`flow/config.mk`:
```
export PLATFORM = sky130hd
export DESIGN_NAME = MIPS
export DESIGN_NICKNAME = MIPS
export VERILOG_FILES = /design/flow/design.v
export SDC_FILE = /design/flow/constraint.sdc
export NUM_CORES = 4
export LEC_CHECK = 0
export ABC_AREA = 1
export CAP_MARGIN = 10
export CORE_MARGIN = 4
export CORE_UTILIZATION = 46
export CTS_CLUSTER_DIAMETER = 386
export GPL_ROUTABILITY_DRIVEN = 0
export HOLD_SLACK_MARGIN = -0.08
export MIN_ROUTING_LAYER = met2
export SETUP_SLACK_MARGIN = 1.04
export SLEW_MARGIN = 40
export TNS_END_PERCENT = 30
```
`flow/constraint.sdc`:
```
create_clock -name core_clock -period 4.81 [get_ports {clk}]
set_input_delay 0.9620 -clock core_clock [delete_from_list [all_inputs] [get_ports {clk}]]
set_output_delay 0.9620 -clock core_clock [all_outputs]
set_load 0.01 [all_outputs]
```
`flow/design.v`:
```
module MIPS(
    clk,
    rst_n,
    in_valid,
    instruction,
    out_valid,
    instruction_fail,
    out_0,
    out_1,
    out_2,
    out_3,
    out_4,
    out_5
);
input clk;
input rst_n;
input in_valid;
input [31:0] instruction;
output logic out_valid, instruction_fail;
output logic [15:0] out_0, out_1, out_2, out_3, out_4, out_5;
logic in_valid_1, in_valid_2, in_valid_3;
logic [31:0] instruction_reg;
always_ff @(negedge rst_n, posedge clk) begin
    if (~rst_n) begin
        in_valid_1 <= 0;
    end
    else begin
        if (in_valid) begin
            instruction_reg <= instruction;
        end
        in_valid_1 <= in_valid;
    end
end
logic [1:0] opcode_comb, opcode_reg;
logic [2:0] func_comb, func_reg;
logic [15:0] value_rs_comb, value_rs_reg;
logic [15:0] value_rt_comb, value_rt_reg;
logic [4:0] dest_comb, dest_reg;
logic [4:0] dest_reg_1;
logic [15:0] immediate_comb;
logic [5:0] shamt_comb, shamt_reg;
logic [15:0] result_comb, result_reg;
logic [15:0] add_reg;
assign shamt_comb = instruction_reg[10:6];
assign immediate_comb = instruction_reg[15:0];
always_comb begin
    if (instruction_reg[31:26] == 6'd0) begin
        case (instruction_reg[5:0])
            6'b100100: func_comb = 1;
            6'b100101: func_comb = 2;
            6'b100111: func_comb = 3;
            6'b000000: func_comb = 4;
            6'b000010: func_comb = 5;
            default: func_comb = 0;
        endcase
    end
    else begin
        func_comb = 0;
    end
end
always_comb begin
    case (instruction_reg[31:26])
        6'b000000: opcode_comb = 0;
        default: opcode_comb = 1;
    endcase
end
always_comb begin
    if (dest_reg_1 == instruction_reg[25:21]) value_rs_comb = result_reg;
    else begin
        case (instruction_reg[25:21])
            5'b10001: value_rs_comb = out_0;
            5'b10010: value_rs_comb = out_1;
            5'b01000: value_rs_comb = out_2;
            5'b10111: value_rs_comb = out_3;
            5'b11111: value_rs_comb = out_4;
            5'b10000: value_rs_comb = out_5;
            default: value_rs_comb = 16'd0;
        endcase
    end
end
always_comb begin
    if (dest_reg_1 == instruction_reg[20:16]) value_rt_comb = result_reg;
    else begin
        case (instruction_reg[20:16])
            5'b10001: value_rt_comb = out_0;
            5'b10010: value_rt_comb = out_1;
            5'b01000: value_rt_comb = out_2;
            5'b10111: value_rt_comb = out_3;
            5'b11111: value_rt_comb = out_4;
            5'b10000: value_rt_comb = out_5;
            default: value_rt_comb = 16'd0;
        endcase
    end
end
always_comb begin
    case (instruction_reg[31:26])
        6'b000000: begin
            dest_comb = instruction_reg[15:11];
        end
        6'b001000: begin
            dest_comb = instruction_reg[20:16];
        end
        default: begin
            dest_comb = 0;
        end
    endcase
end
always_ff @ (posedge clk, negedge rst_n) begin
    if (~rst_n) begin
        in_valid_2 <= 0;
    end
    else begin
        if (in_valid_1) begin
            value_rs_reg <= value_rs_comb;
            value_rt_reg <= value_rt_comb;
            dest_reg <= dest_comb;
            add_reg <= (opcode_comb == 0) ? value_rt_comb : immediate_comb;
            func_reg <= func_comb;
            opcode_reg <= opcode_comb;
            shamt_reg <= shamt_comb;
        end
        in_valid_2 <= in_valid_1;
    end
end
always_comb begin
    case (func_reg)
        6'd0: result_comb = value_rs_reg + add_reg;
        6'd1: result_comb = value_rs_reg & value_rt_reg;
        6'd2: result_comb = value_rs_reg | value_rt_reg;
        6'd3: result_comb = ~(value_rs_reg | value_rt_reg);
        6'd4: result_comb = value_rt_reg << shamt_reg;
        6'd5: result_comb = value_rt_reg >> shamt_reg;
        default: result_comb = 16'd0;
    endcase
end
always_ff @ (negedge rst_n, posedge clk) begin
    if (~rst_n) begin
        in_valid_3 <= 0;
        result_reg <= 0;
    end
    else begin
        if (in_valid_2) begin
            result_reg <= result_comb;
            dest_reg_1 <= dest_reg;
        end
        in_valid_3 <= in_valid_2;
    end
end
always_ff @ (negedge rst_n, posedge clk) begin
    if (~rst_n) begin
        out_valid <= 0;
        instruction_fail <= 0;
        out_0 <= 0;
        out_1 <= 0;
        out_2 <= 0;
        out_3 <= 0;
        out_4 <= 0;
        out_5 <= 0;
    end
    else if (in_valid_3) begin
        out_valid <= 1;
        case (dest_reg_1)
            5'b10001: begin
                out_0 <= result_reg;
                instruction_fail <= 0;
            end
            5'b10010: begin
                out_1 <= result_reg;
                instruction_fail <= 0;
            end
            5'b01000: begin
                out_2 <= result_reg;
                instruction_fail <= 0;
            end
            5'b10111: begin
                out_3 <= result_reg;
                instruction_fail <= 0;
            end
            5'b11111: begin
                out_4 <= result_reg;
                instruction_fail <= 0;
            end
            5'b10000: begin
                out_5 <= result_reg;
                instruction_fail <= 0;
            end
            default: instruction_fail <= 1;
        endcase
    end
    else begin
        out_0 <= 0;
        out_1 <= 0;
        out_2 <= 0;
        out_3 <= 0;
        out_4 <= 0;
        out_5 <= 0;
        out_valid <= in_valid_3;
    end
end
endmodule
```
`flow/run.sh`:
```
#!/bin/bash
# the make line also repeats each setting of config.mk as NAME=value (left out here)
make -C /OpenROAD-flow-scripts/flow DESIGN_CONFIG=/design/flow/config.mk WORK_HOME=/design/flow/orfs CLKGATE_MAP_FILE= finish
```
==> results of run 1 <==
per-stage QoR:
stage / power (mW) / setup slack (ns) / cell area, µm²
after global placement: 2.97 / 1.92 / 13900
after floorplan: 2.58 / 1.79 / 12400
after global routing: 4.92 / 2.00 / 14700
final: 4.77 / 2.00 / 14700
after detailed placement: 2.98 / 2.13 / 14000
after CTS: 4.70 / 2.29 / 14700
routing by layer:
metal | vias to the layer above | routed length (µm)
met2 | 4446 | 19700
met3 | 663 | 18400
met5 | - | 354
li1 | 5591 | -
met4 | 18 | 5580
met1 | 5749 | 0
cell type report:
class | count | area share (%)
sequential | 218 | 40.1
multi-input combinational | 1146 | 37.1
timing repair buffer | 141 | 9.43
inverter | 218 | 5.57
clock buffer | 35 | 4.76
tap | 335 | 2.84
clock inverter | 5 | 0.178
antenna | 2 | 0.0340
==> results.ini, run 1 <==
[outcome]
status = failed layout checks
violations = DRC

[power_and_ir_drop]
p_leak_nw = 6.58
power_switching_mw = 1.39
p_comb_uw = 734
ir_worst_vdd_uv = 276
switching_share_pct = 29.0
p_seq_share_pct = 47.7
comb_power_share_pct = 15.4
intPower_mw = 3.39
clk-power_mw = 1.76
maxPowerGroup = registers
clockPowerShare_pct = 36.9
p_seq_mw = 2.28
p_per_area_nw_per_um2 = 324

[clock_network]
cts_buffer_depth = 3
cts_setup_buffers = 0
clk_latency_ns = 0.53
cts_hold_buf = 0
h-tree-depth = 1
cts.sinks = 218
path_clk_slew_ns = 0.06
cts_buffers = 22
clock-root-buffer = clkbuf_16
cts_resized = 0
cts_tree = yes

[synthesis]
synth_top_flop_cell = dfrtp_1
topCellsByArea = dfrtp_1 24%, edfxtp_1 23%, nand2_1 15%, o21ai_0 6.7%, inv_1 6.3%
compound_area_share_pct = 12.6
synth-seq-cells = 218
yosys_warnings = 1
yosysTopAreaCellShare_pct = 23.5
yosys-top-cells-count = 502 x nand2_1, 209 x inv_1, 167 x o21ai_0, 153 x nand3_1, 117 x dfrtp_1
ys_sh_adder_pct = 1.67
ys_cells = 1645
largest_area_cell = dfrtp_1
yosys_area_um2 = 12400
syn_nets = 1696
synth.most_common_cell = nand2_1
logic_family = simple AND/OR/NAND/NOR gates
synthArstFlopShare_pct = 53.7
ys_sh_simple_pct = 28.7
synth_area_um2 = 12400
synth.avg_cell_area_um2 = 7.57
mux_area_share_pct = 0
edf_count = 95
xor_share_pct = 0.633
syn_inst = 1645
ys_seq_share_pct = 47.4
synth_cell_types = 44

[route]
viasPerCell = 7.84
drt_iter0_markers = 4402
postRouteAntennaNets = 0
dr_total_vias = 16500
wl_per_cell_um = 21.0
first_pass_iters = 52
drc = 3
routed_wl_um = 44100

[setup_path]
setup.worst_path.end = result_reg[10]
path_buffers = 2
crit_required_ns = 5.23
crit_cells = 9
rr_startpoint = shamt_reg[2]
crit_path_max_incr_delay_ns = 0.71
path_common_cell = nand2_1
start_kind = flop
r2r_slack_ns = 2.00
reg2reg_depth = 9
reg2reg_to = result_reg[10]
critPathTopFamily = simple AND/OR/NAND/NOR gates
startpoint = shamt_reg[2]
path_max_fanout = 14
crit_type = flop to flop
path_cells = inv_1 > nand2_1 > inv_1 > nand3_1 > nand2_1 > o21ai_0 > nand3_1 > nand2_1 > nand2_1
arrival_ns = 3.23
end_kind = flop
slowest_stage = edfxtp_1

[die]
rows = 59
die_area_um2 = 29700
initial_utilization_pct = 47.2
die_y_um = 172
core_area_um2 = 26400
die_x_um = 172
ios = 133

[global_routing]
use_met3_pct = 60.3
antenna_found_initial = 0
grt_max_degree = 47
busiest_layer = met3
grtUsageTotal_pct = 43.0
grt_pass1_wl_um = 66000
grt_overflow = 0
grtUsageMet1_pct = 0
grt_pass1_vias = 17300
use_met2_pct = 49.0

[cells_and_area]
nNetsFinal = 1798
seq_area_um2 = 5900
combGateArea_um2 = 5470
instances_no_fill = 2100
post-route-util_pct = 55.9
n_fill_cell = 2453
area_growth_pct = 18.4

[run]
tool_warnings = 26
cap_violations = 0

[placement]
dp_hpwl_um = 31300
place.port_buffers = 132
dp_cells = 2058

[timing]
skew_ns = 0.0231
hold_viol = 0
fin_crit_ns = 2.81
whs_ns = 0.402
period_used_pct = 58.4
slew_violations = 0
worstMarginPinSlew_ns = 0.968
finalSetupViolations = 0
max_freq_mhz = 356
slew_headroom_pct = 35.2
rsz0062_at_grt = no
fin_tns_setup_ns = 0

[hold_path]
hp-class = primary input to asynchronous set/reset pin

==> inputs of run 2 (changes only) <==
Settings changed: CAP_MARGIN 10 to 20, CELL_PAD_IN_SITES_DETAIL_PLACEMENT set to 0, CORE_MARGIN 4 to 2, CORE_UTILIZATION 46 to 71, CTS_CLUSTER_DIAMETER 386 to 196, CTS_CLUSTER_SIZE set to 32, GPL_ROUTABILITY_DRIVEN 0 to unset, GPL_TIMING_DRIVEN set to 1, HOLD_SLACK_MARGIN -0.08 to unset, MIN_ROUTING_LAYER met2 to met1, PLACE_DENSITY set to 0.79, SETUP_SLACK_MARGIN 1.04 to unset, SLEW_MARGIN 40 to 10, TNS_END_PERCENT 30 to unset.
Clock period 4.81 ns to 1.61 ns, I/O delays scaled along.
==> run 2 against run 1 <==
  * The flow now stops in clock tree synthesis (4_1_cts)
  * Synthesized cell count stayed put
  * Synthesized area did not move
  * Die size down 37%
==> results.ini, run 2 <==
[synthesis]
synth.avg_cell_area_um2 = 7.57  ; unchanged
synthArstFlopShare_pct = 53.7  ; unchanged
xor_share_pct = 0.633  ; unchanged
largest_area_cell = dfrtp_1  ; unchanged
logic_family = simple AND/OR/NAND/NOR gates  ; unchanged
ys_sh_simple_pct = 28.7  ; unchanged
synth_top_flop_cell = dfrtp_1  ; unchanged
synth_cell_types = 44  ; unchanged
mux_area_share_pct = 0  ; unchanged
ys_cells = 1645  ; unchanged
compound_area_share_pct = 12.6  ; unchanged
synth_area_um2 = 12400  ; unchanged
syn_nets = 1696  ; unchanged
ys_seq_share_pct = 47.4  ; unchanged
edf_count = 95  ; unchanged
yosys_warnings = 1  ; unchanged
yosysTopAreaCellShare_pct = 23.5  ; unchanged
syn_inst = 1645  ; unchanged
synth-seq-cells = 218  ; unchanged
synth.most_common_cell = nand2_1  ; unchanged
yosys-top-cells-count = 502 x nand2_1, 209 x inv_1, 167 x o21ai_0, 153 x nand3_1, 117 x dfrtp_1  ; unchanged
ys_sh_adder_pct = 1.67  ; unchanged
topCellsByArea = dfrtp_1 24%, edfxtp_1 23%, nand2_1 15%, o21ai_0 6.7%, inv_1 6.3%  ; unchanged
yosys_area_um2 = 12400  ; unchanged

[outcome]
status = aborted with a tool error  ; was failed layout checks
lastStage = clock tree synthesis (4_1_cts)
tool.error = [ERROR DPL-0033] detailed placement checks failed during check placement.

[placement]
place.port_buffers = 132  ; unchanged
dp_cells = 2104  ; was 2,058
place_congestion = 1.10
dp_hpwl_um = 34000  ; was 31,300 µm
place_area_um2 = 15300  ; was 14,000 µm²

[die]
die_y_um = 136  ; was 172 µm
initial_utilization_pct = 72.2  ; was 47.2%
core_area_um2 = 17200  ; was 26,400 µm²
die_area_um2 = 18600  ; was 29,700 µm²
rows = 48  ; was 59
ios = 133  ; unchanged
die_x_um = 136  ; was 172 µm

## run 2: metrics by stage
step / power, mW / setup TNS, ns / util, % / hold slack (ns) / setup slack (ns)
2_1_floorplan: 7.71 / -1.76 / - / 0.0264 / -0.0922
3_5_place_dp: 9.18 / -17.65 / 88.8 / 0.351 / -0.348
3_3_place_gp: 9.03 / -8.33 / 88.8 / 0.338 / -0.237
==> inputs of run 3 (changes only) <==
Settings changed: CELL_PAD_IN_SITES_GLOBAL_PLACEMENT set to 1, CORE_MARGIN 2 to 7, CORE_UTILIZATION 71 to 61, CTS_CLUSTER_DIAMETER 196 to 53, CTS_CLUSTER_SIZE 32 to 25, GPL_ROUTABILITY_DRIVEN set to 0, GPL_TIMING_DRIVEN 1 to 0, PLACE_DENSITY 0.79 to unset, SETUP_SLACK_MARGIN set to 0.42, SLEW_MARGIN 10 to 5, TNS_END_PERCENT set to 5.
Clock period 1.61 ns to 2.27 ns, I/O delays scaled along.
==> run 3 against run 2 <==
  * Synthesized cell count did not move
  * The run fails in global placement (3_3_place_gp)
  * Synthesized area unchanged
  * Die size up 32%
==> results.ini, run 3 <==
[synthesis]
synth.most_common_cell = nand2_1  ; unchanged
ys_sh_simple_pct = 28.7  ; unchanged
yosys_warnings = 1  ; unchanged
synth.avg_cell_area_um2 = 7.57  ; unchanged
synth_area_um2 = 12400  ; unchanged
yosys_area_um2 = 12400  ; unchanged
syn_nets = 1696  ; unchanged
xor_share_pct = 0.633  ; unchanged
compound_area_share_pct = 12.6  ; unchanged
yosys-top-cells-count = 502 x nand2_1, 209 x inv_1, 167 x o21ai_0, 153 x nand3_1, 117 x dfrtp_1  ; unchanged
synth_top_flop_cell = dfrtp_1  ; unchanged
ys_sh_adder_pct = 1.67  ; unchanged
logic_family = simple AND/OR/NAND/NOR gates  ; unchanged
topCellsByArea = dfrtp_1 24%, edfxtp_1 23%, nand2_1 15%, o21ai_0 6.7%, inv_1 6.3%  ; unchanged
mux_area_share_pct = 0  ; unchanged
synth_cell_types = 44  ; unchanged
largest_area_cell = dfrtp_1  ; unchanged
synthArstFlopShare_pct = 53.7  ; unchanged
yosysTopAreaCellShare_pct = 23.5  ; unchanged
ys_cells = 1645  ; unchanged
synth-seq-cells = 218  ; unchanged
ys_seq_share_pct = 47.4  ; unchanged
syn_inst = 1645  ; unchanged
edf_count = 95  ; unchanged

[outcome]
tool.error = [ERROR GPL-0301] Utilization 105.513 % exceeds 100%.  ; was [ERROR DPL-0033] detailed placement checks failed during check placement.
status = aborted with a tool error  ; unchanged
lastStage = global placement (3_3_place_gp)  ; was clock tree synthesis (4_1_cts)

[die]
initial_utilization_pct = 61.9  ; was 72.2%
rows = 52  ; was 48
ios = 133  ; unchanged
die_area_um2 = 24600  ; was 18,600 µm²
core_area_um2 = 20100  ; was 17,200 µm²
die_x_um = 157  ; was 136 µm
die_y_um = 157  ; was 136 µm

==> inputs of run 4 (changes only) <==
Settings changed: CELL_PAD_IN_SITES_GLOBAL_PLACEMENT 1 to 0, CORE_ASPECT_RATIO set to 0.62, CORE_MARGIN 7 to 8, CORE_UTILIZATION 61 to 30, CTS_CLUSTER_DIAMETER 53 to unset, CTS_CLUSTER_SIZE 25 to unset, GPL_ROUTABILITY_DRIVEN 0 to 1, GPL_TIMING_DRIVEN 0 to unset, MIN_ROUTING_LAYER met1 to met2, PLACE_DENSITY_LB_ADDON set to 0.01, SETUP_SLACK_MARGIN 0.42 to 0.56, TNS_END_PERCENT 5 to unset.
Clock period 2.27 ns to 3.59 ns, I/O delays scaled along.
==> run 4 against run 3 <==
  * Now clean on timing, DRC and antenna
  * Synthesized cell count did not move
  * Die size rose by 97%
  * Synthesized area did not move
==> results.ini, run 4 <==
[outcome]
status = no timing/DRC/antenna violations  ; was aborted with a tool error

[synthesis]
ys_sh_simple_pct = 28.7  ; unchanged
yosys-top-cells-count = 502 x nand2_1, 209 x inv_1, 167 x o21ai_0, 153 x nand3_1, 117 x dfrtp_1  ; unchanged
syn_inst = 1645  ; unchanged
synth_top_flop_cell = dfrtp_1  ; unchanged
ys_cells = 1645  ; unchanged
yosys_warnings = 1  ; unchanged
xor_share_pct = 0.633  ; unchanged
largest_area_cell = dfrtp_1  ; unchanged
topCellsByArea = dfrtp_1 24%, edfxtp_1 23%, nand2_1 15%, o21ai_0 6.7%, inv_1 6.3%  ; unchanged
syn_nets = 1696  ; unchanged
ys_seq_share_pct = 47.4  ; unchanged
synth_cell_types = 44  ; unchanged
synth-seq-cells = 218  ; unchanged
mux_area_share_pct = 0  ; unchanged
ys_sh_adder_pct = 1.67  ; unchanged
synth.most_common_cell = nand2_1  ; unchanged
compound_area_share_pct = 12.6  ; unchanged
synth.avg_cell_area_um2 = 7.57  ; unchanged
synth_area_um2 = 12400  ; unchanged
logic_family = simple AND/OR/NAND/NOR gates  ; unchanged
synthArstFlopShare_pct = 53.7  ; unchanged
yosysTopAreaCellShare_pct = 23.5  ; unchanged
edf_count = 95  ; unchanged
yosys_area_um2 = 12400  ; unchanged

[timing]
period_used_pct = 78.8
fin_crit_ns = 2.83
slew_headroom_pct = 24.3
hold_viol = 0
whs_ns = 0.375
worstMarginPinSlew_ns = 1.13
finalSetupViolations = 0
rsz0062_at_grt = no
fin_tns_setup_ns = 0
slew_violations = 0
skew_ns = 0.0274
max_freq_mhz = 354

[power_and_ir_drop]
clk-power_mw = 2.56
p_seq_share_pct = 45.8
maxPowerGroup = registers
p_comb_mw = 1.02
p_leak_nw = 6.72
clockPowerShare_pct = 38.8
comb_power_share_pct = 15.5
switching_share_pct = 29.9
power_switching_mw = 1.97
ir_worst_vdd_uv = 286
p_seq_mw = 3.02
intPower_mw = 4.64
p_per_area_nw_per_um2 = 435

[hold_path]
min_from = in_valid_1
worstHoldEndpoint = in_valid_2
hp-class = flop to flop
holdPathStages = 0

[run]
cap_violations = 0
tool_warnings = 26

[cells_and_area]
post-route-util_pct = 37.3
n_fill_cell = 4273
fin_area_um2 = 15200
area_growth_pct = 22.1
nNetsFinal = 1819
instances_no_fill = 2329

[setup_path]
crit_type = flop to flop
rr_startpoint = shamt_reg[2]
path_cells = buf_4 > inv_1 > nand2_1 > inv_1 > nand3_1 > nand2_1 > o21ai_1 > inv_1 > nand2_1 > nand2_1 > nand2_1 > nand2_1
slowest_stage = o21ai_1
reg2reg_to = result_reg[2]
reg2reg_depth = 12
path_max_fanout = 14
arrival_ns = 3.28
end_kind = flop
critPathTopFamily = buffers and inverters
r2r_slack_ns = 0.76
crit_path_max_incr_delay_ns = 0.73
crit_cells = 12
start_kind = flop
setup.worst_path.end = result_reg[2]
path_common_cell = nand2_1
path_buffers = 4
startpoint = shamt_reg[2]
crit_required_ns = 4.05

[clock_network]
cts_tree = yes
cts.sinks = 218
clock-root-buffer = clkbuf_16
clk_latency_ns = 0.56
cts_resized = 0
cts_buffer_depth = 3
cts_buffers = 25
path_clk_slew_ns = 0.07
h-tree-depth = 1

[route]
wl_per_cell_um = 22.5
drc = 0
routed_wl_um = 52400
first_pass_iters = 12
postRouteAntennaNets = 0
viasPerCell = 7.14
drt_iter0_markers = 2935
dr_total_vias = 16600

[die]
ios = 133  ; unchanged
initial_utilization_pct = 30.6  ; was 61.9%
rows = 58  ; was 52
die_y_um = 176  ; was 157 µm
die_area_um2 = 48400  ; was 24,600 µm²
die_x_um = 275  ; was 157 µm
core_area_um2 = 40700  ; was 20,100 µm²

[placement]
dp_cells = 2280
place.port_buffers = 132
place_area_um2 = 14400
dp_hpwl_um = 38200
place_congestion = 0.982

[global_routing]
grtUsageTotal_pct = 32.2
antenna_found_initial = 0
grt_pass1_wl_um = 77700
grt_max_degree = 87
grt_overflow = 0
grt_pass1_vias = 18400

run 4: metrics by stage:
stage	power (mW)	setup WS, ns
5_1_grt	6.87	0.663
3_3_place_gp	4.06	1.25
6_report	6.61	0.762
2_1_floorplan	3.46	0.814
4_1_cts	6.59	1.19
3_5_place_dp	4.06	1.25
run 4: metal layers:
metal	GRT usage [%]	up-vias	routed length, µm
li1	-	5637	-
met1	-	5788	0
met2	34.3	4703	23500
met3	49.1	492	24600
met4	3.81	18	3570
met5	15.3	-	642
run 4: cell type report:
cell class / instances / area, µm² / share of cell area [%]
clock inverters: 9 / 63.8 / 0.420
inverters: 218 / 818 / 5.38
repair buffers: 159 / 1560 / 10.3
clock buffers: 37 / 732 / 4.82
diodes: 2 / 5.00 / 0.0329
multi-input cells: 1146 / 5440 / 35.8
well taps: 540 / 676 / 4.45
flip-flops and latches: 218 / 5900 / 38.8
run 4: timing repair:
action	4_1_cts	5_1_grt
hold buffers	1	0
setup endpoints to repair	0	0
hold endpoints to repair	5	0
setup buffers	0	0
==> inputs of run 5 (changes only) <==
Settings changed: CELL_PAD_IN_SITES_DETAIL_PLACEMENT 0 to unset, CELL_PAD_IN_SITES_GLOBAL_PLACEMENT 0 to unset, CORE_ASPECT_RATIO 0.62 to unset, CORE_MARGIN 8 to 2, CORE_UTILIZATION 30 to 71, CTS_CLUSTER_DIAMETER set to 196, CTS_CLUSTER_SIZE set to 70, GPL_ROUTABILITY_DRIVEN 1 to unset, MIN_ROUTING_LAYER met2 to unset, PLACE_DENSITY_LB_ADDON 0.01 to 0.1, SETUP_SLACK_MARGIN 0.56 to unset, SLEW_MARGIN 5 to 20.
Clock period 3.59 ns to 1.7 ns, I/O delays scaled along.
==> run 5 against run 4 <==
  * The run now fails in clock tree synthesis (4_1_cts)
  * Synthesized cell count unchanged
  * Synthesized area is the same
  * Die size down 62%
==> results.ini, run 5 <==
[synthesis]
topCellsByArea = dfrtp_1 24%, edfxtp_1 23%, nand2_1 15%, o21ai_0 6.7%, inv_1 6.3%  ; unchanged
synth_cell_types = 44  ; unchanged
yosys_area_um2 = 12400  ; unchanged
ys_sh_adder_pct = 1.67  ; unchanged
compound_area_share_pct = 12.6  ; unchanged
ys_cells = 1645  ; unchanged
ys_seq_share_pct = 47.4  ; unchanged
logic_family = simple AND/OR/NAND/NOR gates  ; unchanged
synth_area_um2 = 12400  ; unchanged
synth.avg_cell_area_um2 = 7.57  ; unchanged
xor_share_pct = 0.633  ; unchanged
synth-seq-cells = 218  ; unchanged
ys_sh_simple_pct = 28.7  ; unchanged
synth_top_flop_cell = dfrtp_1  ; unchanged
edf_count = 95  ; unchanged
yosysTopAreaCellShare_pct = 23.5  ; unchanged
syn_nets = 1696  ; unchanged
synth.most_common_cell = nand2_1  ; unchanged
syn_inst = 1645  ; unchanged
yosys-top-cells-count = 502 x nand2_1, 209 x inv_1, 167 x o21ai_0, 153 x nand3_1, 117 x dfrtp_1  ; unchanged
synthArstFlopShare_pct = 53.7  ; unchanged
mux_area_share_pct = 0  ; unchanged
yosys_warnings = 1  ; unchanged
largest_area_cell = dfrtp_1  ; unchanged

[die]
initial_utilization_pct = 72.2  ; was 30.6%
die_area_um2 = 18600  ; was 48,400 µm²
rows = 48  ; was 58
ios = 133  ; unchanged
die_y_um = 136  ; was 176 µm
core_area_um2 = 17200  ; was 40,700 µm²
die_x_um = 136  ; was 275 µm

[outcome]
lastStage = clock tree synthesis (4_1_cts)
status = aborted with a tool error  ; was no timing/DRC/antenna violations
tool.error = [ERROR DPL-0033] detailed placement checks failed during check placement.

[placement]
dp_cells = 2065  ; was 2,280
place_congestion = 1.15  ; was 0.982
place.port_buffers = 132  ; unchanged
pre_cts_ws_ns = -0.402  ; was 1.25 ns
dp_hpwl_um = 33200  ; was 38,200 µm

## run 5: stage by stage
stage | cell area (µm²) | hold WS [ns]
global placement | 15000 | 0.193
detailed placement | 15000 | 0.192
floorplan | 12500 | 0.0444
==> inputs of run 6 (changes only) <==
Settings changed: CORE_UTILIZATION 71 to 69, CTS_CLUSTER_DIAMETER 196 to unset, CTS_CLUSTER_SIZE 70 to 99, PLACE_DENSITY_LB_ADDON 0.1 to unset.
Clock period 1.7 ns to 1.92 ns, I/O delays scaled along.
==> run 6 against run 5 <==
  * The run fails in global routing (5_1_grt)
  * Synthesized cell count unchanged
  * Synthesized area unchanged
  * Die size is 2.8% higher
==> results.ini, run 6 <==
[outcome]
status = aborted with a tool error  ; unchanged
lastStage = global routing (5_1_grt)  ; was clock tree synthesis (4_1_cts)
tool.error = [ERROR GRT-0232] Routing congestion too high. Check the congestion heatmap in the GUI.  ; was [ERROR DPL-0033] detailed placement checks failed during check placement.

[synthesis]
syn_nets = 1696  ; unchanged
synth.avg_cell_area_um2 = 7.57  ; unchanged
syn_inst = 1645  ; unchanged
yosys_area_um2 = 12400  ; unchanged
ys_cells = 1645  ; unchanged
yosys-top-cells-count = 502 x nand2_1, 209 x inv_1, 167 x o21ai_0, 153 x nand3_1, 117 x dfrtp_1  ; unchanged
synthArstFlopShare_pct = 53.7  ; unchanged
topCellsByArea = dfrtp_1 24%, edfxtp_1 23%, nand2_1 15%, o21ai_0 6.7%, inv_1 6.3%  ; unchanged
synth_cell_types = 44  ; unchanged
edf_count = 95  ; unchanged
synth-seq-cells = 218  ; unchanged
ys_sh_simple_pct = 28.7  ; unchanged
synth_area_um2 = 12400  ; unchanged
compound_area_share_pct = 12.6  ; unchanged
synth.most_common_cell = nand2_1  ; unchanged
mux_area_share_pct = 0  ; unchanged
synth_top_flop_cell = dfrtp_1  ; unchanged
yosys_warnings = 1  ; unchanged
logic_family = simple AND/OR/NAND/NOR gates  ; unchanged
ys_sh_adder_pct = 1.67  ; unchanged
largest_area_cell = dfrtp_1  ; unchanged
ys_seq_share_pct = 47.4  ; unchanged
yosysTopAreaCellShare_pct = 23.5  ; unchanged
xor_share_pct = 0.633  ; unchanged

[clock_network]
cts_buffer_depth = 3
cts_buffers = 24
clock-root-buffer = clkbuf_16
cts.sinks = 218
h-tree-depth = 1

[die]
die_x_um = 138  ; was 136 µm
die_area_um2 = 19100  ; was 18,600 µm²
rows = 49  ; was 48
die_y_um = 138  ; was 136 µm
ios = 133  ; unchanged
initial_utilization_pct = 69.8  ; was 72.2%
core_area_um2 = 17800  ; was 17,200 µm²

[placement]
place.port_buffers = 132  ; unchanged
place_congestion = 1.06  ; was 1.15
dp_hpwl_um = 33100  ; was 33,200 µm
dp_cells = 2020  ; was 2,065
pre_cts_ws_ns = -0.0689  ; was -0.402 ns
place_area_um2 = 14600  ; was 15,000 µm²

[global_routing]
grt_overflow = 371
grtUsageTotal_pct = 89.2

[run 6: routing by layer]
| metal | GRT overflow | track usage [%] |
|---|---|---|
| met5 | 1 | 27.8 |
| met4 | 146 | 95.5 |
| met3 | 3 | 75.4 |
| met2 | 218 | 103 |
| met1 | 3 | 89.0 |
[run 6: per-stage QoR]
step | utilization, % | hold slack, ns
after floorplan | - | 0.0884
after global placement | 81.6 | 0.403
after detailed placement | 81.6 | 0.407
after CTS | 87.0 | 0.372
[run 6: repair_timing]
action | CTS
hold endpoints to repair | 46
buffers inserted | 10
hold buffers | 1
setup endpoints to repair | 75
pin swaps | 5
gates resized | 40
==> inputs of run 7 (changes only) <==
Settings changed: ABC_AREA 1 to unset, CELL_PAD_IN_SITES_DETAIL_PLACEMENT set to 0, CORE_ASPECT_RATIO set to 0.68, CORE_MARGIN 2 to 8, CORE_UTILIZATION 69 to 34, CTS_CLUSTER_SIZE 99 to unset, GPL_ROUTABILITY_DRIVEN set to 1, MIN_ROUTING_LAYER set to met1, SETUP_SLACK_MARGIN set to -0.17, SLEW_MARGIN 20 to 35, TNS_END_PERCENT set to 70.
Clock period 1.92 ns to 1.99 ns, I/O delays scaled along.
==> run 7 against run 6 <==
  * Now fails the layout checks on setup timing
  * Synthesized area grew 4.3%
  * Die size grew 130%
  * Synthesized cell count shrank 23%
==> results.ini, run 7 <==
[power_and_ir_drop]
finalPower_mw = 10.6
p_per_area_nw_per_um2 = 620
power_switching_mw = 2.66
clk-power_mw = 4.44
comb_power_share_pct = 10.0
ir_worst_vdd_uv = 562
clockPowerShare_pct = 41.9
p_seq_mw = 5.09
intPower_mw = 7.93
p_seq_share_pct = 48.0
switching_share_pct = 25.1
p_comb_mw = 1.06
maxPowerGroup = registers
p_leak_nw = 6.88

[cells_and_area]
nNetsFinal = 1551
post-route-util_pct = 45.0
n_fill_cell = 3638
instances_no_fill = 2035
fin_area_um2 = 17100
combGateArea_um2 = 6640
seq_area_um2 = 5900
area_growth_pct = 31.5

[setup_path]
end_kind = flop
path_cells = ha_2 > inv_2 > fa_2 > nor2b_2 > o211ai_1 > a211oi_2 > nor4_2 > or4_1 > nand3_1
arrival_ns = 2.85
crit_type = flop to flop
crit_cells = 9
r2r_slack_ns = -0.41
path_max_fanout = 3
crit_path_max_incr_delay_ns = 0.46
start_kind = flop
setup.worst_path.end = result_reg[14]
rr_startpoint = value_rs_reg[0]
critPathTopFamily = simple AND/OR/NAND/NOR gates
crit_required_ns = 2.44
startpoint = value_rs_reg[0]
reg2reg_depth = 9
slowest_stage = or4_1
reg2reg_to = result_reg[14]
path_buffers = 1

[route]
postRouteAntennaNets = 0
dr_total_vias = 11600
drt_iter0_markers = 1177
insertedDiodeCount = 0
first_pass_iters = 6
wl_per_cell_um = 23.3
routed_wl_um = 47400
drc = 0
viasPerCell = 5.72

[synthesis]
syn_inst = 1270  ; was 1,645
yosys_area_um2 = 13000  ; was 12,400 µm²
synth_cell_types = 84  ; was 44
ys_sh_adder_pct = 1.60  ; was 1.67%
topCellsByArea = dfrtp_1 23%, edfxtp_1 22%, a22oi_1 6.1%, mux2i_1 5.6%, nand2_1 4.4%  ; was dfrtp_1 24%, edfxtp_1 23%, nand2_1 15%, o21ai_0 6.7%, inv_1 6.3%
synth-seq-cells = 218  ; unchanged
compound_area_share_pct = 19.4  ; was 12.6%
logic_family = AND-OR/OR-AND gates  ; was simple AND/OR/NAND/NOR gates
yosys_warnings = 1  ; unchanged
edf_count = 95  ; unchanged
ys_seq_share_pct = 45.4  ; was 47.4%
ys_cells = 1270  ; was 1,645
mux_area_share_pct = 11.4  ; was 0%
yosys-top-cells-count = 152 x nand2_1, 117 x dfrtp_1, 106 x nor2_1, 105 x a22oi_1, 95 x edfxtp_1  ; was 502 x nand2_1, 209 x inv_1, 167 x o21ai_0, 153 x nand3_1, 117 x dfrtp_1
synthArstFlopShare_pct = 53.7  ; unchanged
ys_sh_simple_pct = 15.9  ; was 28.7%
synth.most_common_cell = nand2_1  ; unchanged
synth_top_flop_cell = dfrtp_1  ; unchanged
yosysTopAreaCellShare_pct = 22.5  ; was 23.5%
synth.avg_cell_area_um2 = 10.2  ; was 7.57 µm²
synth_area_um2 = 13000  ; was 12,400 µm²
syn_nets = 1321  ; was 1,696
largest_area_cell = dfrtp_1  ; unchanged
xor_share_pct = 1.21  ; was 0.633%

[global_routing]
grt_overflow = 0
grt_pass1_vias = 11300
grt_max_degree = 100
grt_pass1_wl_um = 72500
antenna_found_initial = 0
grtUsageTotal_pct = 20.7

[timing]
fin_crit_ns = 2.40
period_used_pct = 121
worstMarginPinSlew_ns = 0.629
setup_slack_ns = -0.410
slew_headroom_pct = 57.7
whs_ns = 0.247
skew_ns = 0.0308
finalSetupViolations = 33
rsz0062_at_grt = yes
hold_viol = 0
max_freq_mhz = 417
slew_violations = 0

[clock_network]
clk_latency_ns = 0.54
cts_tree = yes
cts.sinks = 218  ; unchanged
clock-root-buffer = clkbuf_16  ; unchanged
cts_buffers = 24  ; unchanged
cts_buffer_depth = 3  ; unchanged
h-tree-depth = 1  ; unchanged
path_clk_slew_ns = 0.07

[die]
die_x_um = 253  ; was 138 µm
die_area_um2 = 44800  ; was 19,100 µm²
initial_utilization_pct = 34.2  ; was 69.8%
ios = 133  ; unchanged
die_y_um = 177  ; was 138 µm
core_area_um2 = 37900  ; was 17,800 µm²
rows = 59  ; was 49

[placement]
dp_cells = 1978  ; was 2,020
place_congestion = 0.940  ; was 1.06
place_area_um2 = 16000  ; was 14,600 µm²
dp_hpwl_um = 35100  ; was 33,100 µm
place.port_buffers = 132  ; unchanged

[run]
tool_warnings = 29
cap_violations = 0

[hold_path]
hp-class = primary input to asynchronous set/reset pin

[outcome]
violations = setup timing
status = failed layout checks  ; was aborted with a tool error

## run 7: metal layers
metal / global-route usage, % / up-vias / wire length, µm
li1: - / 5170 / -
met1: 31.1 / 5842 / 22000
met2: 30.5 / 568 / 20100
met3: 4.11 / 57 / 4460
met4: 3.73 / 0 / 818
met5: 0 / - / 0
## run 7: repair_timing
item / in CTS / in global routing
buffers inserted: 8 / 10
gates resized: 13 / 32
pin swaps: 8 / 20
setup endpoints to repair: 9 / 18
hold buffers: 1 / 0
endpoints found under the hold margin: 3 / 0
## run 7: stage by stage
stage	setup TNS [ns]	setup WS [ns]
floorplan	-6.54	-0.189
global route	-8.18	-0.505
global placement	-3.21	-0.400
finish	-4.09	-0.410
CTS	-3.58	-0.359
detailed placement	-3.61	-0.479
## run 7: final cells by class
cell class,count,area share (%)
clock buffers,37,4.16
inverters,21,0.462
well taps,518,3.80
multi-input cells,917,38.9
repair buffers,318,17.8
clock inverters,6,0.322
flip-flops and latches,218,34.6
==> inputs of run 8 (changes only) <==
Settings changed: CELL_PAD_IN_SITES_DETAIL_PLACEMENT 0 to unset, CORE_ASPECT_RATIO 0.68 to unset, CORE_MARGIN 8 to 2, CORE_UTILIZATION 34 to 72, GPL_ROUTABILITY_DRIVEN 1 to unset, MIN_ROUTING_LAYER met1 to unset, PLACE_DENSITY_LB_ADDON set to 0.29, SETUP_SLACK_MARGIN -0.17 to 0.44, SLEW_MARGIN 35 to 20, TNS_END_PERCENT 70 to unset.
Clock period 1.99 ns to 2.47 ns, I/O delays scaled along.
==> run 8 against run 7 <==
  * The run now fails in global routing (5_1_grt)
  * Synthesized cell count unchanged
  * Synthesized area unchanged
  * Die size fell by 57%
==> results.ini, run 8 <==
[outcome]
lastStage = global routing (5_1_grt)
status = aborted with a tool error  ; was failed layout checks
tool.error = [ERROR GRT-0232] Routing congestion too high. Check the congestion heatmap in the GUI.

[synthesis]
compound_area_share_pct = 19.4  ; unchanged
largest_area_cell = dfrtp_1  ; unchanged
logic_family = AND-OR/OR-AND gates  ; unchanged
yosys-top-cells-count = 152 x nand2_1, 117 x dfrtp_1, 106 x nor2_1, 105 x a22oi_1, 95 x edfxtp_1  ; unchanged
ys_sh_adder_pct = 1.60  ; unchanged
synth.most_common_cell = nand2_1  ; unchanged
syn_inst = 1270  ; unchanged
yosys_area_um2 = 13000  ; unchanged
ys_cells = 1270  ; unchanged
topCellsByArea = dfrtp_1 23%, edfxtp_1 22%, a22oi_1 6.1%, mux2i_1 5.6%, nand2_1 4.4%  ; unchanged
ys_seq_share_pct = 45.4  ; unchanged
synth-seq-cells = 218  ; unchanged
mux_area_share_pct = 11.4  ; unchanged
syn_nets = 1321  ; unchanged
synth.avg_cell_area_um2 = 10.2  ; unchanged
yosys_warnings = 1  ; unchanged
synth_area_um2 = 13000  ; unchanged
synth_top_flop_cell = dfrtp_1  ; unchanged
edf_count = 95  ; unchanged
xor_share_pct = 1.21  ; unchanged
ys_sh_simple_pct = 15.9  ; unchanged
synth_cell_types = 84  ; unchanged
yosysTopAreaCellShare_pct = 22.5  ; unchanged
synthArstFlopShare_pct = 53.7  ; unchanged

[die]
die_y_um = 138  ; was 177 µm
ios = 133  ; unchanged
initial_utilization_pct = 72.8  ; was 34.2%
rows = 49  ; was 59
die_area_um2 = 19100  ; was 44,800 µm²
core_area_um2 = 17800  ; was 37,900 µm²
die_x_um = 138  ; was 253 µm

[clock_network]
clock-root-buffer = clkbuf_16  ; unchanged
cts.sinks = 218  ; unchanged
cts_buffer_depth = 3  ; unchanged
h-tree-depth = 1  ; unchanged
cts_buffers = 23  ; was 24

[placement]
place_congestion = 1.02  ; was 0.940
dp_hpwl_um = 30200  ; was 35,100 µm
place.port_buffers = 132  ; unchanged
pre_cts_ws_ns = -0.0163  ; was -0.479 ns

[global_routing]
grtUsageTotal_pct = 108
grt_overflow = 1980

## run 8: repair_timing
action / 4_1_cts
hold endpoints to repair: 5
pin swaps: 36
cloned: 3
setup endpoints to repair: 86
hold buffers: 1
buffers inserted: 42
gates resized: 76
## run 8: stage by stage
stage               utilization (%)  setup TNS [ns]  instance area (µm²)  cells  total power, mW
floorplan                         -               0                13000   1270             4.52
global placement               81.6               0                14600   1575             4.80
detailed placement             81.6         -0.0163                14600   1575             4.83
CTS                            90.1               0                16100   1663             8.56
## run 8: layer usage
layer  overflow  global-route usage [%]
met1         60                    96.3
met3         77                    91.3
met2       1299                     131
met5         17                    70.9
met4        527                     122
==> inputs of run 9 (changes only) <==
Settings changed: CAP_MARGIN 20 to 25, CELL_PAD_IN_SITES_DETAIL_PLACEMENT set to 0, CORE_UTILIZATION 72 to 54, CTS_CLUSTER_SIZE set to 94, GPL_ROUTABILITY_DRIVEN set to 0, GPL_TIMING_DRIVEN set to 0, HOLD_SLACK_MARGIN set to 0.03, MAX_ROUTING_LAYER set to met4, MIN_ROUTING_LAYER set to met1, PLACE_DENSITY_LB_ADDON 0.29 to unset, SETUP_SLACK_MARGIN 0.44 to unset, SLEW_MARGIN 20 to 35, TNS_END_PERCENT set to 5.
Clock period 2.47 ns to 5.0 ns, I/O delays scaled along.
==> run 9 against run 8 <==
  * Now clean on timing, DRC and antenna
  * Synthesized area unchanged
  * Synthesized cell count unchanged
  * Die size increased by 32%
==> results.ini, run 9 <==
[outcome]
status = no timing/DRC/antenna violations  ; was aborted with a tool error

[synthesis]
synth_top_flop_cell = dfrtp_1  ; unchanged
synthArstFlopShare_pct = 53.7  ; unchanged
ys_sh_simple_pct = 15.9  ; unchanged
compound_area_share_pct = 19.4  ; unchanged
synth.most_common_cell = nand2_1  ; unchanged
xor_share_pct = 1.21  ; unchanged
yosys_warnings = 1  ; unchanged
logic_family = AND-OR/OR-AND gates  ; unchanged
syn_nets = 1321  ; unchanged
mux_area_share_pct = 11.4  ; unchanged
synth-seq-cells = 218  ; unchanged
ys_seq_share_pct = 45.4  ; unchanged
topCellsByArea = dfrtp_1 23%, edfxtp_1 22%, a22oi_1 6.1%, mux2i_1 5.6%, nand2_1 4.4%  ; unchanged
synth.avg_cell_area_um2 = 10.2  ; unchanged
yosysTopAreaCellShare_pct = 22.5  ; unchanged
largest_area_cell = dfrtp_1  ; unchanged
synth_area_um2 = 13000  ; unchanged
ys_sh_adder_pct = 1.60  ; unchanged
syn_inst = 1270  ; unchanged
synth_cell_types = 84  ; unchanged
ys_cells = 1270  ; unchanged
edf_count = 95  ; unchanged
yosys_area_um2 = 13000  ; unchanged
yosys-top-cells-count = 152 x nand2_1, 117 x dfrtp_1, 106 x nor2_1, 105 x a22oi_1, 95 x edfxtp_1  ; unchanged

[setup_path]
slowest_stage = a2111oi_0
critPathTopFamily = AND-OR/OR-AND gates
reg2reg_to = result_reg[10]
crit_path_max_incr_delay_ns = 0.66
startpoint = value_rs_reg[0]
setup.worst_path.end = result_reg[10]
r2r_slack_ns = 2.14
path_cells = ha_1 > inv_1 > fa_1 > nor2b_1 > o211ai_1 > a211oi_1 > a2111oi_0 > mux2i_1 > o2111ai_1
crit_cells = 9
reg2reg_depth = 9
start_kind = flop
rr_startpoint = value_rs_reg[0]
path_buffers = 1
arrival_ns = 3.24
path_max_fanout = 4
crit_required_ns = 5.38
end_kind = flop
crit_type = flop to flop

[power_and_ir_drop]
clockPowerShare_pct = 42.4
p_seq_share_pct = 47.7
switching_share_pct = 24.7
intPower_mw = 3.11
p_comb_uw = 408
p_per_area_nw_per_um2 = 266
ir_worst_vdd_uv = 310
p_seq_mw = 1.97
p_leak_nw = 6.17
comb_power_share_pct = 9.9
clk-power_mw = 1.75
power_switching_mw = 1.02
maxPowerGroup = registers

[global_routing]
grt_pass1_vias = 10900
grt_overflow = 0
antenna_found_initial = 0
grt_max_degree = 70
grt_pass1_wl_um = 65300
grtUsageTotal_pct = 34.0

[clock_network]
cts_setup_buffers = 0  ; was 42
cts_resized = 0  ; was 76
cts.sinks = 218  ; unchanged
cts_buffer_depth = 3  ; unchanged
path_clk_slew_ns = 0.06
cts_hold_buf = 0  ; was 1
clock-root-buffer = clkbuf_16  ; unchanged
h-tree-depth = 1  ; unchanged
cts_buffers = 24  ; was 23
cts_tree = yes
clk_latency_ns = 0.52

[placement]
place.port_buffers = 132  ; unchanged
dp_hpwl_um = 32200  ; was 30,200 µm
dp_cells = 1723  ; was 1,575
place_area_um2 = 14800  ; was 14,600 µm²

[route]
first_pass_iters = 6
viasPerCell = 6.35
routed_wl_um = 42500
insertedDiodeCount = 0
drc = 0
drt_iter0_markers = 1506
dr_total_vias = 11200
wl_per_cell_um = 24.1
postRouteAntennaNets = 0

[cells_and_area]
fin_area_um2 = 15500
area_growth_pct = 19.8
seq_area_um2 = 5900
nNetsFinal = 1481
instances_no_fill = 1766
n_fill_cell = 1940
combGateArea_um2 = 6430

[timing]
rsz0062_at_grt = no
period_used_pct = 57.2
worstMarginPinSlew_ns = 0.802
skew_ns = 0.0139
finalSetupViolations = 0
max_freq_mhz = 349
slew_violations = 0
hold_viol = 0
slew_headroom_pct = 45.1
fin_crit_ns = 2.86

[hold_path]
worstHoldEndpoint = in_valid_2
holdPathStages = 0
hp-class = flop to flop
min_from = in_valid_1

[die]
rows = 56  ; was 49
die_x_um = 159  ; was 138 µm
core_area_um2 = 23500  ; was 17,800 µm²
ios = 133  ; unchanged
initial_utilization_pct = 55.2  ; was 72.8%
die_area_um2 = 25300  ; was 19,100 µm²
die_y_um = 159  ; was 138 µm

[run]
tool_warnings = 28
cap_violations = 0

-- run 9: per-layer routing --
| metal | track usage, % | routed length, µm |
|---|---|---|
| met5 | - | 0 |
| met4 | 14.4 | 2110 |
| met1 | 46.9 | 18300 |
| met3 | 3.18 | 2990 |
| met2 | 52.1 | 19100 |
-- run 9: cell type report --
type	count	area share, %
clock inverter	8	0.467
timing repair buffer	134	8.88
multi-input combinational	917	41.4
inverter	21	0.523
buffer	114	3.73
sequential	218	37.9
tap	319	2.57
clock buffer	35	4.52
-- run 9: through the flow --
stage	worst slack, ns	utilization (%)	power [mW]	setup TNS (ns)	hold slack, ns
detailed placement	2.17	62.8	2.40	0	0.366
CTS	2.17	66.1	4.14	0	0.380
global placement	-4.48	62.5	2.40	-626.20	0.360
finish	2.14	66.1	4.13	0	0.378
floorplan	2.31	-	2.23	0	0.354
global route	2.01	66.1	4.26	0	0.400
==> inputs of run 10 (changes only) <==
Settings changed: ABC_AREA set to 1, CAP_MARGIN 25 to 20, CELL_PAD_IN_SITES_DETAIL_PLACEMENT 0 to unset, CORE_UTILIZATION 54 to 72, CTS_CLUSTER_DIAMETER set to 215, CTS_CLUSTER_SIZE 94 to unset, GPL_ROUTABILITY_DRIVEN 0 to unset, GPL_TIMING_DRIVEN 0 to unset, HOLD_SLACK_MARGIN 0.03 to unset, MAX_ROUTING_LAYER met4 to unset, MIN_ROUTING_LAYER met1 to unset, PLACE_DENSITY set to 0.65, SLEW_MARGIN 35 to 20, TNS_END_PERCENT 5 to unset.
Clock period 5.0 ns to 1.78 ns, I/O delays scaled along.
==> run 10 against run 9 <==
  * The flow now stops in global routing (5_1_grt)
  * Synthesized cell count up 30%
  * Die size shrank 27%
  * Synthesized area down 4.2%
==> results.ini, run 10 <==
[outcome]
status = aborted with a tool error  ; was no timing/DRC/antenna violations
lastStage = global routing (5_1_grt)
tool.error = [ERROR GRT-0116] Global routing finished with congestion. Check the congestion regions in the DRC Viewer.

[die]
die_area_um2 = 18400  ; was 25,300 µm²
rows = 48  ; was 56
die_y_um = 135  ; was 159 µm
core_area_um2 = 17100  ; was 23,500 µm²
ios = 133  ; unchanged
die_x_um = 135  ; was 159 µm
initial_utilization_pct = 72.7  ; was 55.2%

[clock_network]
h-tree-depth = 1  ; unchanged
cts_buffers = 22  ; was 24
cts.sinks = 218  ; unchanged
cts_buffer_depth = 3  ; unchanged
clock-root-buffer = clkbuf_16  ; unchanged

[synthesis]
synthArstFlopShare_pct = 53.7  ; unchanged
yosysTopAreaCellShare_pct = 23.5  ; was 22.5%
ys_sh_simple_pct = 28.7  ; was 15.9%
ys_cells = 1645  ; was 1,270
yosys_area_um2 = 12400  ; was 13,000 µm²
synth.avg_cell_area_um2 = 7.57  ; was 10.2 µm²
synth-seq-cells = 218  ; unchanged
yosys_warnings = 1  ; unchanged
largest_area_cell = dfrtp_1  ; unchanged
xor_share_pct = 0.633  ; was 1.21%
synth_top_flop_cell = dfrtp_1  ; unchanged
ys_sh_adder_pct = 1.67  ; was 1.60%
topCellsByArea = dfrtp_1 24%, edfxtp_1 23%, nand2_1 15%, o21ai_0 6.7%, inv_1 6.3%  ; was dfrtp_1 23%, edfxtp_1 22%, a22oi_1 6.1%, mux2i_1 5.6%, nand2_1 4.4%
syn_nets = 1696  ; was 1,321
synth.most_common_cell = nand2_1  ; unchanged
synth_cell_types = 44  ; was 84
syn_inst = 1645  ; was 1,270
compound_area_share_pct = 12.6  ; was 19.4%
edf_count = 95  ; unchanged
synth_area_um2 = 12400  ; was 13,000 µm²
yosys-top-cells-count = 502 x nand2_1, 209 x inv_1, 167 x o21ai_0, 153 x nand3_1, 117 x dfrtp_1  ; was 152 x nand2_1, 117 x dfrtp_1, 106 x nor2_1, 105 x a22oi_1, 95 x edfxtp_1
logic_family = simple AND/OR/NAND/NOR gates  ; was AND-OR/OR-AND gates
ys_seq_share_pct = 47.4  ; was 45.4%
mux_area_share_pct = 0  ; was 11.4%

[placement]
dp_cells = 2052  ; was 1,723
place_area_um2 = 14900  ; was 14,800 µm²
place.port_buffers = 132  ; unchanged
dp_hpwl_um = 32100  ; was 32,200 µm
place_congestion = 1.17

[global_routing]
grt_overflow = 109
grtUsageTotal_pct = 82.1

-- run 10: repair_timing --
item / in CTS
pin swaps: 23
cloned: 4
endpoints found under the setup margin: 166
hold buffers: 0
buffers inserted: 33
gates resized: 232
hold endpoints to repair: 0
-- run 10: routing by layer --
layer	GRT usage, %	GRT overflow
met1	82.1	0
met2	95.6	45
met3	69.2	6
met4	84.5	58
met5	33.6	0
-- run 10: stage by stage --
step	hold slack [ns]	setup slack, ns	setup TNS (ns)
3_3_place_gp	0.401	-0.0493	-0.111
3_5_place_dp	0.407	-0.133	-1.69
4_1_cts	0.0139	-0.0767	-1.03
2_1_floorplan	0.0604	0.0603	0
==> inputs of run 11 (changes only) <==
Settings changed: CELL_PAD_IN_SITES_DETAIL_PLACEMENT set to 2, CELL_PAD_IN_SITES_GLOBAL_PLACEMENT set to 1, CORE_MARGIN 2 to 7, CORE_UTILIZATION 72 to 61, CTS_CLUSTER_DIAMETER 215 to 212, CTS_CLUSTER_SIZE set to 25, GPL_ROUTABILITY_DRIVEN set to 0, GPL_TIMING_DRIVEN set to 0, MIN_ROUTING_LAYER set to met1, PLACE_DENSITY 0.65 to unset, SETUP_SLACK_MARGIN set to 0.42, SLEW_MARGIN 20 to 5, TNS_END_PERCENT set to 5.
Clock period 1.78 ns to 2.27 ns, I/O delays scaled along.
==> run 11 against run 10 <==
  * The flow stops in global placement (3_3_place_gp)
  * Synthesized area stayed put
  * Die size is 34% higher
  * Synthesized cell count stayed put
==> results.ini, run 11 <==
[synthesis]
mux_area_share_pct = 0  ; unchanged
synth_top_flop_cell = dfrtp_1  ; unchanged
ys_seq_share_pct = 47.4  ; unchanged
syn_nets = 1696  ; unchanged
topCellsByArea = dfrtp_1 24%, edfxtp_1 23%, nand2_1 15%, o21ai_0 6.7%, inv_1 6.3%  ; unchanged
largest_area_cell = dfrtp_1  ; unchanged
synthArstFlopShare_pct = 53.7  ; unchanged
syn_inst = 1645  ; unchanged
synth.most_common_cell = nand2_1  ; unchanged
compound_area_share_pct = 12.6  ; unchanged
edf_count = 95  ; unchanged
xor_share_pct = 0.633  ; unchanged
yosys_area_um2 = 12400  ; unchanged
ys_sh_simple_pct = 28.7  ; unchanged
synth_area_um2 = 12400  ; unchanged
logic_family = simple AND/OR/NAND/NOR gates  ; unchanged
ys_sh_adder_pct = 1.67  ; unchanged
ys_cells = 1645  ; unchanged
synth.avg_cell_area_um2 = 7.57  ; unchanged
synth_cell_types = 44  ; unchanged
synth-seq-cells = 218  ; unchanged
yosys-top-cells-count = 502 x nand2_1, 209 x inv_1, 167 x o21ai_0, 153 x nand3_1, 117 x dfrtp_1  ; unchanged
yosysTopAreaCellShare_pct = 23.5  ; unchanged
yosys_warnings = 1  ; unchanged

[outcome]
lastStage = global placement (3_3_place_gp)  ; was global routing (5_1_grt)
status = aborted with a tool error  ; unchanged
tool.error = [ERROR GPL-0301] Utilization 105.513 % exceeds 100%.  ; was [ERROR GRT-0116] Global routing finished with congestion. Check the congestion regions in the DRC Viewer.

[die]
die_y_um = 157  ; was 135 µm
initial_utilization_pct = 61.9  ; was 72.7%
ios = 133  ; unchanged
die_x_um = 157  ; was 135 µm
core_area_um2 = 20100  ; was 17,100 µm²
rows = 52  ; was 48
die_area_um2 = 24600  ; was 18,400 µm²

==> inputs of run 12 (changes only) <==
Settings changed: ABC_AREA 1 to unset, CELL_PAD_IN_SITES_DETAIL_PLACEMENT 2 to unset, CELL_PAD_IN_SITES_GLOBAL_PLACEMENT 1 to unset, CORE_MARGIN 7 to 2, CORE_UTILIZATION 61 to 68, CTS_CLUSTER_DIAMETER 212 to 98, CTS_CLUSTER_SIZE 25 to 15, GPL_ROUTABILITY_DRIVEN 0 to unset, GPL_TIMING_DRIVEN 0 to unset, MIN_ROUTING_LAYER met1 to unset, PLACE_DENSITY_LB_ADDON set to 0.27, SETUP_SLACK_MARGIN 0.42 to 0.65, SLEW_MARGIN 5 to 20, TNS_END_PERCENT 5 to unset.
==> run 12 against run 11 <==
  * The flow stops in global routing (5_1_grt)
  * Synthesized cell count down 23%
  * Synthesized area up 4.3%
  * Die size decreased by 18%
==> results.ini, run 12 <==
[synthesis]
synth_area_um2 = 13000  ; was 12,400 µm²
mux_area_share_pct = 11.4  ; was 0%
compound_area_share_pct = 19.4  ; was 12.6%
ys_cells = 1270  ; was 1,645
edf_count = 95  ; unchanged
syn_nets = 1321  ; was 1,696
synth_top_flop_cell = dfrtp_1  ; unchanged
synthArstFlopShare_pct = 53.7  ; unchanged
ys_sh_adder_pct = 1.60  ; was 1.67%
synth-seq-cells = 218  ; unchanged
synth.most_common_cell = nand2_1  ; unchanged
synth_cell_types = 84  ; was 44
yosys_warnings = 1  ; unchanged
xor_share_pct = 1.21  ; was 0.633%
yosys-top-cells-count = 152 x nand2_1, 117 x dfrtp_1, 106 x nor2_1, 105 x a22oi_1, 95 x edfxtp_1  ; was 502 x nand2_1, 209 x inv_1, 167 x o21ai_0, 153 x nand3_1, 117 x dfrtp_1
yosysTopAreaCellShare_pct = 22.5  ; was 23.5%
logic_family = AND-OR/OR-AND gates  ; was simple AND/OR/NAND/NOR gates
syn_inst = 1270  ; was 1,645
ys_seq_share_pct = 45.4  ; was 47.4%
yosys_area_um2 = 13000  ; was 12,400 µm²
ys_sh_simple_pct = 15.9  ; was 28.7%
largest_area_cell = dfrtp_1  ; unchanged
topCellsByArea = dfrtp_1 23%, edfxtp_1 22%, a22oi_1 6.1%, mux2i_1 5.6%, nand2_1 4.4%  ; was dfrtp_1 24%, edfxtp_1 23%, nand2_1 15%, o21ai_0 6.7%, inv_1 6.3%
synth.avg_cell_area_um2 = 10.2  ; was 7.57 µm²

[die]
core_area_um2 = 18700  ; was 20,100 µm²
die_y_um = 142  ; was 157 µm
die_area_um2 = 20200  ; was 24,600 µm²
rows = 50  ; was 52
die_x_um = 142  ; was 157 µm
ios = 133  ; unchanged
initial_utilization_pct = 69.4  ; was 61.9%

[clock_network]
cts.sinks = 218
cts_buffers = 18
h-tree-depth = 1
cts_buffer_depth = 3
clock-root-buffer = clkbuf_16

[placement]
dp_hpwl_um = 31200
pre_cts_ws_ns = -0.0639
place.port_buffers = 132
place_congestion = 1.00

[outcome]
lastStage = global routing (5_1_grt)  ; was global placement (3_3_place_gp)
tool.error = [ERROR DPL-0038] Utilization greater than 100%, impossible to legalize  ; was [ERROR GPL-0301] Utilization 105.513 % exceeds 100%.
status = aborted with a tool error  ; unchanged

## run 12: metrics by stage
step / util (%) / instance area [µm²] / std cells / hold slack, ns
after floorplan: - / 13300 / 1270 / 0.158
after global placement: 81.1 / 15200 / 1627 / 0.305
after detailed placement: 81.1 / 15200 / 1627 / 0.304
after CTS: 95.8 / 17900 / 1823 / 0.332
## run 12: repair_timing
item / CTS
buffers inserted: 156
endpoints found under the setup margin: 255
hold buffers: 1
gates resized: 441
hold endpoints to repair: 2
gates cloned: 8
pin swaps: 72
==> inputs of run 13 (changes only) <==
Settings changed: CORE_UTILIZATION 68 to 31, CTS_CLUSTER_DIAMETER 98 to unset, CTS_CLUSTER_SIZE 15 to unset, PLACE_DENSITY_LB_ADDON 0.27 to unset, SETUP_SLACK_MARGIN 0.65 to unset.
Clock period 2.27 ns to 2.91 ns, I/O delays scaled along.
==> run 13 against run 12 <==
  * The run now finishes clean
  * Synthesized area is the same
  * Die size grew 120%
  * Synthesized cell count did not move
==> results.ini, run 13 <==
[outcome]
status = no timing/DRC/antenna violations  ; was aborted with a tool error

[power_and_ir_drop]
ir_worst_vdd_uv = 395
finalPower_mw = 6.99
comb_power_share_pct = 7.6
p_leak_nw = 6.07
power_switching_mw = 1.75
maxPowerGroup = registers
clk-power_mw = 2.94
switching_share_pct = 25.1
p_per_area_nw_per_um2 = 450
clockPowerShare_pct = 42.0
p_seq_mw = 3.52
p_seq_share_pct = 50.3
p_comb_uw = 534
intPower_mw = 5.23

[route]
wl_met2_um = 19900
first_pass_iters = 6
viasPerCell = 5.71
route.met3.wl_um = 2690
wl_per_cell_um = 22.5
routed_wl_um = 42900
dr_total_vias = 10900
top_layer_used = met4
postRouteAntennaNets = 0
insertedDiodeCount = 0
drt-met1-wl_um = 19200
drc = 0
drt_iter0_markers = 1173

[run]
tool_warnings = 28
cap_violations = 0

[synthesis]
synth_cell_types = 84  ; unchanged
ys_sh_adder_pct = 1.60  ; unchanged
largest_area_cell = dfrtp_1  ; unchanged
ys_seq_share_pct = 45.4  ; unchanged
yosys_area_um2 = 13000  ; unchanged
ys_cells = 1270  ; unchanged
synth.avg_cell_area_um2 = 10.2  ; unchanged
synth-seq-cells = 218  ; unchanged
mux_area_share_pct = 11.4  ; unchanged
topCellsByArea = dfrtp_1 23%, edfxtp_1 22%, a22oi_1 6.1%, mux2i_1 5.6%, nand2_1 4.4%  ; unchanged
synth_area_um2 = 13000  ; unchanged
xor_share_pct = 1.21  ; unchanged
compound_area_share_pct = 19.4  ; unchanged
logic_family = AND-OR/OR-AND gates  ; unchanged
ys_sh_simple_pct = 15.9  ; unchanged
yosys-top-cells-count = 152 x nand2_1, 117 x dfrtp_1, 106 x nor2_1, 105 x a22oi_1, 95 x edfxtp_1  ; unchanged
yosys_warnings = 1  ; unchanged
synth.most_common_cell = nand2_1  ; unchanged
edf_count = 95  ; unchanged
synthArstFlopShare_pct = 53.7  ; unchanged
syn_nets = 1321  ; unchanged
synth_top_flop_cell = dfrtp_1  ; unchanged
syn_inst = 1270  ; unchanged
yosysTopAreaCellShare_pct = 22.5  ; unchanged

[timing]
hold_viol = 0
slew_violations = 0
skew_ns = 0.0214
period_used_pct = 89.0
worstMarginPinSlew_ns = 0.849
slew_headroom_pct = 43.4
max_freq_mhz = 386
rsz0062_at_grt = no
finalSetupViolations = 0
fin_crit_ns = 2.59
fin_tns_setup_ns = 0

[clock_network]
clock-root-buffer = clkbuf_16  ; unchanged
cts.sinks = 218  ; unchanged
cts_tree = yes
clk_latency_ns = 0.54
cts_buffers = 24  ; was 18
cts_setup_buffers = 0  ; was 156
cts_resized = 0  ; was 441
cts_buffer_depth = 3  ; unchanged
path_clk_slew_ns = 0.06
h-tree-depth = 1  ; unchanged
cts_hold_buf = 1  ; unchanged

[setup_path]
slowest_stage = or4_1
r2r_slack_ns = 0.32
reg2reg_depth = 9
path_buffers = 1
setup.worst_path.end = result_reg[14]
critPathTopFamily = simple AND/OR/NAND/NOR gates
reg2reg_to = result_reg[14]
start_kind = flop
end_kind = flop
rr_startpoint = value_rs_reg[0]
path_max_fanout = 4
crit_required_ns = 3.38
crit_path_max_incr_delay_ns = 0.48
crit_type = flop to flop
crit_cells = 9
startpoint = value_rs_reg[0]
path_cells = ha_1 > inv_1 > fa_1 > nor2b_1 > o211ai_1 > a211oi_1 > nor4_1 > or4_1 > nand3_1
arrival_ns = 3.06

[cells_and_area]
seq_area_um2 = 5900
nNetsFinal = 1410
n_fill_cell = 4081
combGateArea_um2 = 6430
area_growth_pct = 19.5

[die]
die_area_um2 = 43500  ; was 20,200 µm²
initial_utilization_pct = 31.6  ; was 69.4%
die_y_um = 209  ; was 142 µm
rows = 74  ; was 50
core_area_um2 = 41100  ; was 18,700 µm²
die_x_um = 209  ; was 142 µm
ios = 133  ; unchanged

[global_routing]
grt_max_degree = 106
antenna_found_initial = 0
grt_pass1_wl_um = 66600
grtUsageTotal_pct = 19.3
grt_overflow = 0
grt_pass1_vias = 10700

[hold_path]
min_from = in_valid_1
hp-class = flop to flop
worstHoldEndpoint = in_valid_2
holdPathStages = 0

[placement]
place.port_buffers = 132  ; unchanged
dp_hpwl_um = 31300  ; was 31,200 µm
place_congestion = 0.910  ; was 1.00

-- run 13: metrics by stage --
step                cell area [µm²]  instances  utilization [%]  hold WS, ns  setup WS (ns)
finish                        15500       1908             37.7        0.388          0.321
global route                  15500       1908             37.7        0.397          0.177
CTS                           15500       1908             37.7        0.379          0.353
detailed placement            14800       1864             35.9        0.362          0.396
global placement              14800       1864             35.9        0.362          0.416
floorplan                     13000       1270                -        0.286          0.635
-- run 13: final cells by class --
type / instances / share of cell area [%]
Sequential cell: 218 / 38.0
Tap cell: 532 / 4.29
Clock buffer: 34 / 4.51
Timing Repair Buffer: 177 / 10.9
Multi-Input combinational cell: 917 / 41.4
Inverter: 21 / 0.508
Clock inverter: 9 / 0.371
-- run 13: routing by layer --
metal,global-route usage (%),up-vias
met4,5.96,0
met1,27.4,5425
met3,2.15,86
li1,-,4876
met5,0,-
met2,31.1,504
No activity file was given, so power comes from the tool's default toggle rates.
